==> flow/design.v (excerpt) <==
module clk_ctrl
(
	input				wire				clk_i					,
	input				wire				rstn_i				,	
	input				wire	[15:0]	freq						,
	output			reg				dds1_o					,
	output			reg				dds_o						
);
clock: 115.0 ns
lec_check: 0
cap_margin: 20
cell_pad_in_sites_detail_placement: 0
cell_pad_in_sites_global_placement: 1
core_aspect_ratio: 1.98
core_margin: 2
core_utilization: 58
cts_cluster_diameter: 399
cts_cluster_size: 98
gpl_routability_driven: 1
hold_slack_margin: 0.06
max_routing_layer: met4
setup_slack_margin: 1.27
slew_margin: 10
tns_end_percent: 25
run.sh (not shown) runs the stock make flow with config.mk's settings and CLKGATE_MAP_FILE=.
==> next run, changes <==
Settings changed: ABC_AREA from default to 1, CAP_MARGIN 20 to 10, CELL_PAD_IN_SITES_GLOBAL_PLACEMENT 1 to default, CORE_ASPECT_RATIO 1.98 to 0.93, CTS_CLUSTER_DIAMETER 399 to 194, CTS_CLUSTER_SIZE 98 to default, HOLD_SLACK_MARGIN 0.06 to 0.12, MIN_ROUTING_LAYER from default to met2, SETUP_SLACK_MARGIN 1.27 to 5.0, SLEW_MARGIN 10 to 20, TNS_END_PERCENT 25 to 55.
After rerunning: The new run finished clean; wire length came out lower by 21%; flip-flop count is unchanged; clock-buffer cell count came out higher by 3; cell count came out higher by 11%.
==> next run, changes <==
Settings changed: CAP_MARGIN 10 to 20, CORE_UTILIZATION 58 to 72, CTS_CLUSTER_DIAMETER 194 to 341, HOLD_SLACK_MARGIN 0.12 to default, MIN_ROUTING_LAYER met2 to default, PLACE_DENSITY_LB_ADDON from default to 0.2.
Clock period 115.0 ns to 67.6 ns, I/O delays scaled along.
After rerunning: Utilization grows by 19 points. First-iteration DRC count shrinks by about 70%. Worst setup slack loses 27 ns. Non-clock buffer count grows by 155. Synthesized area is unchanged. Via count shrinks by 27%.
==> next run, changes <==
Settings changed: CAP_MARGIN 20 to 10, CORE_UTILIZATION 72 to 58, GPL_ROUTABILITY_DRIVEN 1 to 0, HOLD_SLACK_MARGIN from default to 0.12, PLACE_DENSITY_LB_ADDON 0.2 to default.
Clock period 67.6 ns to 115.0 ns, I/O delays scaled along.
Die size went up by 24%.
Setup slack improves by 29 ns.
Final cell count rose by 0.47%.
Hold slack gets worse by 0.0059 ns.
Register-to-register slack gets better by 47 ns.
==> next run, changes <==
Settings changed: CELL_PAD_IN_SITES_DETAIL_PLACEMENT 0 to 2, CORE_UTILIZATION 58 to 29, CTS_CLUSTER_DIAMETER 341 to 187, MAX_ROUTING_LAYER met4 to met5, MIN_ROUTING_LAYER from default to met2.
=>
- The changed run failed in 5_1_grt
- die size grows by well over a third
- area after synthesis is unchanged
- synthesized cell count is unchanged

========
## old
clk_ctrl again, from the RTL that the note above started with.
Design clk_ctrl, start of the top module:
module clk_ctrl
(
	input				wire				clk_i					,
	input				wire				rstn_i				,	
	input				wire	[15:0]	freq						,
	output			reg				dds1_o					,
	output			reg				dds_o						
);
clock: 17.2 ns
lec_check: 0
abc_area: 1
cap_margin: 20
core_margin: 2
core_utilization: 71
cts_cluster_size: 43
place_density_lb_addon: 0.14
setup_slack_margin: 4.9
slew_margin: 20
Stage in which a tool error killed old: detailed placement.
## Diff of input files: new against old
Settings: CORE_UTILIZATION: 71 -> 9; ABC_AREA: 1 -> unset; CTS_CLUSTER_SIZE: 43 -> unset; PLACE_DENSITY_LB_ADDON: 0.14 -> unset; SETUP_SLACK_MARGIN: 4.9 -> unset; the clock period (ns, I/O delays scaled along): 17.2 -> 72.1.
==> results <==
- old did not run to completion, as it errored out during detailed placement.
- Both conditions hold for new: the flow ran to the end and the final layout passed the timing, design-rule and antenna checks.
- Comparing old and new, the higher yosys cell count was measured on old.
- The total nets after synthesis of new falls short of that of old by 742.
- Looking at sequential area share after synthesis, new sits 0.25 points lower than old does.
- Summary of new over old: xor/xnor cell area share of the yosys netlist shows an increase of 4.7 points; share of synthesized cell area in and, or, nand and nor gates lower; area of the synthesized netlist per yosys stat climbed 8.5%; cell count after synthesis decreased by about 9% relative to the old numbers.
- Between old and new, the final weighted congestion in routability-driven placement is lower for new.
- Diff new..old | share of flip-flops with an asynchronous set or reset | unchanged
- Looking only at total standard cell area after synthesis, and setting everything else aside, the higher value of old and new goes to new.
- In the floorplan summary, new is listed with a die area greater than that of old.

========
## red
Starting RTL as in the previous note.
==> flow/config.mk <==
export PLATFORM = sky130hd
export DESIGN_NAME = clk_ctrl
export DESIGN_NICKNAME = clk_ctrl
export VERILOG_FILES = /design/flow/design.v
export SDC_FILE = /design/flow/constraint.sdc
export NUM_CORES = 4
export LEC_CHECK = 0
export CAP_MARGIN = 20
export CELL_PAD_IN_SITES_DETAIL_PLACEMENT = 1
export CORE_MARGIN = 2
export CORE_UTILIZATION = 40
export HOLD_SLACK_MARGIN = -0.05
export MAX_ROUTING_LAYER = met4
export SETUP_SLACK_MARGIN = 5.0
export SLEW_MARGIN = 10
==> flow/constraint.sdc <==
create_clock -name core_clock -period 90.8 [get_ports {clk_i}]
set_input_delay 18.1600 -clock core_clock [delete_from_list [all_inputs] [get_ports {clk_i}]]
set_output_delay 18.1600 -clock core_clock [all_outputs]
set_load 0.01 [all_outputs]
red was carried through to the last stage, and its layout satisfied the timing, design-rule and antenna checks.
Input-level comparison between blue and red:
==> flow/config.mk <==
export PLATFORM = sky130hd
export DESIGN_NAME = clk_ctrl
export DESIGN_NICKNAME = clk_ctrl
export VERILOG_FILES = /design/flow/design.v
export SDC_FILE = /design/flow/constraint.sdc
export NUM_CORES = 4
export LEC_CHECK = 0
export CAP_MARGIN = 20
export CORE_MARGIN = 2
export CORE_UTILIZATION = 71
export SLEW_MARGIN = 20
==> flow/constraint.sdc <==
create_clock -name core_clock -period 84.3 [get_ports {clk_i}]
set_input_delay 16.8600 -clock core_clock [delete_from_list [all_inputs] [get_ports {clk_i}]]
set_output_delay 16.8600 -clock core_clock [all_outputs]
set_load 0.01 [all_outputs]
## What came out
blue: total stage count of the critical path 2 below red
From blue to red, post-synthesis share of cell area spent on and-or and or-and gates did not move at all.
Looking at period utilization, blue sits 5.3 points higher than red does.
No stage failed in blue, and the final checks on the layout all came back clean.
Compared with red, blue shows a worst hold slack that is 0.070 ns lower.
Measured against each other, blue and red differ in worst setup slack after layout, the higher figure coming from red.
Sort blue and red by routed length on met2 asc -> top: blue
Re worst hold path depth: blue is 1 down on red.
blue: signed area change from the synthesized netlist to the final layout is 2.3 points lower than what red reported.
[inputs] green vs blue
-- flow/config.mk --
<<< blue, line 9
export CORE_MARGIN = 2
export CORE_UTILIZATION = 71
export SLEW_MARGIN = 20
>>> green, line 9
export CORE_MARGIN = 2
export CORE_UTILIZATION = 46
export SLEW_MARGIN = 20
==> flow/constraint.sdc <==
create_clock -name core_clock -period 68.6 [get_ports {clk_i}]
set_input_delay 13.7200 -clock core_clock [delete_from_list [all_inputs] [get_ports {clk_i}]]
set_output_delay 13.7200 -clock core_clock [all_outputs]
set_load 0.01 [all_outputs]
==> comparison <==
- Against blue as the reference, green delivers a higher clock buffer count in the final layout.
- Proportion of synthesized flip-flops having asynchronous set or reset: blue vs green identical
- blue and green ended up with roughly the same fraction of area in clock buffers and inverters.
- Final cycle utilization of the critical path was higher in green than in blue.
- Taking blue over green, the height of the chip ratio works out to 0.807.
diff inputs: green => orange
-- flow/config.mk --
<<< green, line 9
export CORE_MARGIN = 2
export CORE_UTILIZATION = 46
export SLEW_MARGIN = 20
>>> orange, line 9
export CORE_MARGIN = 2
export CORE_UTILIZATION = 40
export CTS_CLUSTER_DIAMETER = 325
export CTS_CLUSTER_SIZE = 98
export SLEW_MARGIN = 20
export TNS_END_PERCENT = 15
==> flow/constraint.sdc <==
create_clock -name core_clock -period 70.0 [get_ports {clk_i}]
set_input_delay 14.0000 -clock core_clock [delete_from_list [all_inputs] [get_ports {clk_i}]]
set_output_delay 14.0000 -clock core_clock [all_outputs]
set_load 0.01 [all_outputs]
- Routed wire length ends up lower on green.
- Min global-route usage across green and orange: orange
- orange vs green on antenna diode instance count: orange is the higher one.
- Compared with green, orange shows a multi-input combinational cell area that is about 0.6% lower.
- When orange is measured against green, its clock-buffer cell count turns out 4 lower.
- orange vs. green: worst hold slack held steady.
- Going from green to orange, final core area utilization went down by 7.4 points; initial core utilization went down by 6.3 points.
### orange -> purple
-- flow/config.mk --
<<< orange, line 8
export CAP_MARGIN = 20
export CORE_MARGIN = 2
export CORE_UTILIZATION = 40
export CTS_CLUSTER_DIAMETER = 325
export CTS_CLUSTER_SIZE = 98
export SLEW_MARGIN = 20
>>> purple, line 8
export CAP_MARGIN = 20
export CELL_PAD_IN_SITES_GLOBAL_PLACEMENT = 1
export CORE_ASPECT_RATIO = 0.5
export CORE_MARGIN = 2
export CORE_UTILIZATION = 59
export CTS_CLUSTER_DIAMETER = 285
export CTS_CLUSTER_SIZE = 98
export GPL_ROUTABILITY_DRIVEN = 0
export PLACE_DENSITY = 0.35
export SLEW_MARGIN = 20
==> results <==
- ~same hold slack in purple and orange
- Side by side, layout overhead on the synthesized area turned out lower in purple than in orange.
- purple ends up with higher initial core utilization than orange does.

========
indigo:
Starting RTL as in the previous note.
## clk_ctrl
module clk_ctrl
(
	input				wire				clk_i					,
	input				wire				rstn_i				,	
	input				wire	[15:0]	freq						,
	output			reg				dds1_o					,
	output			reg				dds_o						
);
reg	[31:0]	cnt;
wire	[63:0]	add;
assign add =freq*32'd4294967295/16'd30000;
always@(posedge clk_i or negedge rstn_i)
	if(rstn_i ==1'b0)
		cnt <=32'd0;
	else
		cnt <=cnt +add; 
always@(posedge clk_i or negedge rstn_i)
	if(rstn_i ==1'b0)
		dds_o <=1'b0;
	else if(cnt >=32'd2147483648)
		dds_o <=1'b1;
	else
		dds_o <=1'b0;		
reg	[31:0]	cnt1;
wire	[63:0]	add1;
assign add1 =(freq/8'd36)*32'd4294967295/16'd3000;
always@(posedge clk_i or negedge rstn_i)
	if(rstn_i ==1'b0)
		cnt1 <=32'd0;
	else
		cnt1 <=cnt1 +add1; 
always@(posedge clk_i or negedge rstn_i)
	if(rstn_i ==1'b0)
		dds1_o <=1'b0;
	else if(cnt1 >=32'd2147483648)
		dds1_o <=1'b1;
	else
		dds1_o <=1'b0;		
endmodule
clock: 45.4 ns
lec_check: 0
abc_area: 1
cap_margin: 30
cell_pad_in_sites_detail_placement: 1
core_aspect_ratio: 0.93
core_margin: 2
core_utilization: 29
cts_cluster_diameter: 187
gpl_routability_driven: 0
hold_slack_margin: 0.12
max_routing_layer: met5
min_routing_layer: met2
setup_slack_margin: 5.0
slew_margin: 20
tns_end_percent: 55
indigo did not finish; the tool stopped in 5_1_grt with error GRT-0116.
#### Input delta (yarrow over indigo)
==> flow/config.mk <==
export PLATFORM = sky130hd
export DESIGN_NAME = clk_ctrl
export DESIGN_NICKNAME = clk_ctrl
export VERILOG_FILES = /design/flow/design.v
export SDC_FILE = /design/flow/constraint.sdc
export NUM_CORES = 4
export LEC_CHECK = 0
export CAP_MARGIN = 20
export CORE_MARGIN = 2
export CORE_UTILIZATION = 40
export SLEW_MARGIN = 20
==> flow/constraint.sdc <==
create_clock -name core_clock -period 70.0 [get_ports {clk_i}]
set_input_delay 14.0000 -clock core_clock [delete_from_list [all_inputs] [get_ports {clk_i}]]
set_output_delay 14.0000 -clock core_clock [all_outputs]
set_load 0.01 [all_outputs]
Findings:
- indigo did not finish; a tool error ended it in 5_1_grt.
- yarrow ended with every stage complete and zero timing, DRC or antenna violations.
- Complex-gate fraction of the synthesized area: yarrow > indigo
- yarrow against indigo: yosys stat cell total lost 742, total cell area reported by yosys after synthesis higher, placed cell count lost 23%.
- yarrow — number of buffers added for setup after CTS 347 lower, indigo as reference
- What yarrow reported for post-synthesis cell type count has to be multiplied by 0.38 to get the figure for indigo.
- Part of the Yosys area used for sequential elements, yarrow and indigo, lower one = yarrow.
> inputs changed (yarrow -> juniper)
--- a/flow/config.mk
+++ b/flow/config.mk
@@ -9 +9 @@
-export CORE_MARGIN = 2
+export CORE_MARGIN = 9
@@ -11 +11,5 @@
-export SLEW_MARGIN = 20
+export CTS_CLUSTER_DIAMETER = 327
+export CTS_CLUSTER_SIZE = 96
+export PLACE_DENSITY_LB_ADDON = 0.06
+export SLEW_MARGIN = 0
+export TNS_END_PERCENT = 25
## What came out
- Compared to yarrow, juniper has utilization 0.36 points higher.
- From yarrow to juniper the numbers moved as follows: number of core rows -about 0.7%; period utilization went down.
- juniper vs yarrow: non-clock buffer count up by a little under 10%
[inputs] quartz vs juniper
--- a/flow/config.mk
+++ b/flow/config.mk
@@ -9 +9 @@
-export CORE_MARGIN = 9
+export CORE_MARGIN = 2
@@ -11,5 +11 @@
-export CTS_CLUSTER_DIAMETER = 327
-export CTS_CLUSTER_SIZE = 96
-export PLACE_DENSITY_LB_ADDON = 0.06
-export SLEW_MARGIN = 0
-export TNS_END_PERCENT = 25
+export SLEW_MARGIN = 20
==> flow/constraint.sdc <==
create_clock -name core_clock -period 68.6 [get_ports {clk_i}]
set_input_delay 13.7200 -clock core_clock [delete_from_list [all_inputs] [get_ports {clk_i}]]
set_output_delay 13.7200 -clock core_clock [all_outputs]
set_load 0.01 [all_outputs]
- Delta (quartz minus juniper): endpoint arrival time on the critical path dropped 1.24 ns, cell count now larger.
- The post-route worst setup slack reported for quartz is smaller than that of juniper by 0.16 ns.

========
build 48:
The RTL this note starts from:
==> flow/design.v <==
module clk_ctrl
(
	input				wire				clk_i					,
	input				wire				rstn_i				,	
	input				wire	[15:0]	freq						,
	output			reg				dds1_o					,
	output			reg				dds_o						
);
reg	[31:0]	cnt;
wire	[63:0]	add;
assign add =freq*32'd4294967295/16'd30000;
always@(posedge clk_i or negedge rstn_i)
	if(rstn_i ==1'b0)
		cnt <=32'd0;
	else
		cnt <=cnt +add; 
always@(posedge clk_i or negedge rstn_i)
	if(rstn_i ==1'b0)
		dds_o <=1'b0;
	else if(cnt >=32'd2147483648)
		dds_o <=1'b1;
	else
		dds_o <=1'b0;		
reg	[31:0]	cnt1;
wire	[63:0]	add1;
assign add1 =(freq/8'd36)*32'd4294967295/16'd3000;
always@(posedge clk_i or negedge rstn_i)
	if(rstn_i ==1'b0)
		cnt1 <=32'd0;
	else
		cnt1 <=cnt1 +add1; 
always@(posedge clk_i or negedge rstn_i)
	if(rstn_i ==1'b0)
		dds1_o <=1'b0;
	else if(cnt1 >=32'd2147483648)
		dds1_o <=1'b1;
	else
		dds1_o <=1'b0;		
endmodule
Settings: LEC_CHECK=0, ABC_AREA=1, CAP_MARGIN=20, CORE_ASPECT_RATIO=1.22, CORE_MARGIN=2, CORE_UTILIZATION=71, CTS_CLUSTER_DIAMETER=352, CTS_CLUSTER_SIZE=100, PLACE_DENSITY=0.4, SLEW_MARGIN=20; clock period 38.1 ns.
detailed placement: build 48 exited with error
Modified inputs, build 44 compared to build 48
Settings: removing ABC_AREA (formerly 1); removing PLACE_DENSITY (formerly 0.4); removing CTS_CLUSTER_DIAMETER (formerly 352); removing CTS_CLUSTER_SIZE (formerly 100); setting MAX_ROUTING_LAYER to met4 for the first time; changing CORE_ASPECT_RATIO from 1.22 to 0.53; changing the clock period (ns, I/O delays scaled along) from 38.1 to 62.4.
==> results <==
- Build 44 vs. build 48: arithmetic-cell share of the synthesized area counting full adders, half adders and majority gates went down by 0.67 points.
- Build 44 did not finish; a tool error ended it in global routing.
- Diff build 48..build 44 | pre-placement core utilization | negligible
- Per the comparison of build 44 with build 48, number of top-level pins saw little to no change, number of instances in the synthesized netlist saw a decrease, number of different library cells in the post-synthesis netlist saw an increase, simple-gate area share of the yosys netlist saw a decrease.
- Build 44 ends up with a height of the die that is 31% lower than in build 48.
- Looking at mean instance size in the synthesized netlist, build 44 sits above build 48.
- AND-OR/OR-AND share of the synthesized area (higher): build 44
- Looking at area share of xor/xnor cells in the synthesized design, build 44 sits above build 48.
--- input diff build 44..build 54 ---
Settings: CORE_UTILIZATION changed from 71 to 72; ABC_AREA newly set to 1; CORE_ASPECT_RATIO removed (was 0.53); MAX_ROUTING_LAYER removed (was met4); the clock period (ns, I/O delays scaled along) changed from 62.4 to 84.3.
--- outcome ---
Build 54 was carried through to the last stage, and its layout satisfied the timing, design-rule and antenna checks. Yosys stat chip area was lower in the run labelled build 54. From build 44 to build 54 the numbers moved as follows: total clock sinks has remained practically unchanged, floorplan core density has increased, post-synthesis simple-gate area fraction has increased.
### build 54 -> build 27
Settings: TNS_END_PERCENT newly set to 15; PLACE_DENSITY newly set to 0.4; CTS_CLUSTER_SIZE newly set to 95; the clock period (ns, I/O delays scaled along) changed from 84.3 to 54.9.
### Flow results
Although build 27 finished all stages, its layout failed final checks on negative setup slack.
Delta (build 27 minus build 54): count of plain and timing-repair buffers grew by 735; clock buffer and inverter area fraction after layout held steady; sequential share of layout area shrank by 0.46 points.
Critical path depth in cells, build 54 and build 27: lower on build 54
Cmp build 27 vs build 54: maximum fanout count along the critical path lower in build 27
Edits applied to the flow inputs when going from build 27 to build 55:
Settings: setting CTS_CLUSTER_DIAMETER to 375 for the first time; removing PLACE_DENSITY (formerly 0.4); changing TNS_END_PERCENT from 15 to 10; changing CTS_CLUSTER_SIZE from 95 to 97; changing the clock period (ns, I/O delays scaled along) from 54.9 to 16.8.
Results
Build 55 failed in detailed placement with DPL-0033.
Compared build 55 vs build 27, and routability-driven placement congestion ratio is up in build 55.
From build 27 to build 55, fraction of the mapped netlist area in simple logic gates did not move at all.
Area figure in the yosys stat output came out exactly the same in build 55 and build 27.
Inputs modified between build 55 and build 56:
Settings: CTS_CLUSTER_SIZE: 97 -> unset; CORE_UTILIZATION: 72 -> 68; ABC_AREA: 1 -> unset; CTS_CLUSTER_DIAMETER: 375 -> unset; TNS_END_PERCENT: 10 -> unset; the clock period (ns, I/O delays scaled along): 16.8 -> 57.4.
### Flow results
The net count of the mapped netlist of build 56 falls short of that of build 55 by 8.7%. Diff build 55..build 56 | count of input and output buffers | unchanged. Diff build 55 -> build 56: overall die area up 15%; chip area line of the yosys report up 8.5%. Build 56 finished all stages; however, its layout fails the closing checks, the failures being negative setup slack. NOTE synthesized area build 55->build 56 increased by a little under 10%. For synthesized cell count, dividing the value from build 56 by the value from build 55 gives 0.905. Measured against build 56, the placeable core area of build 55 comes out at 0.863 times the reference value.
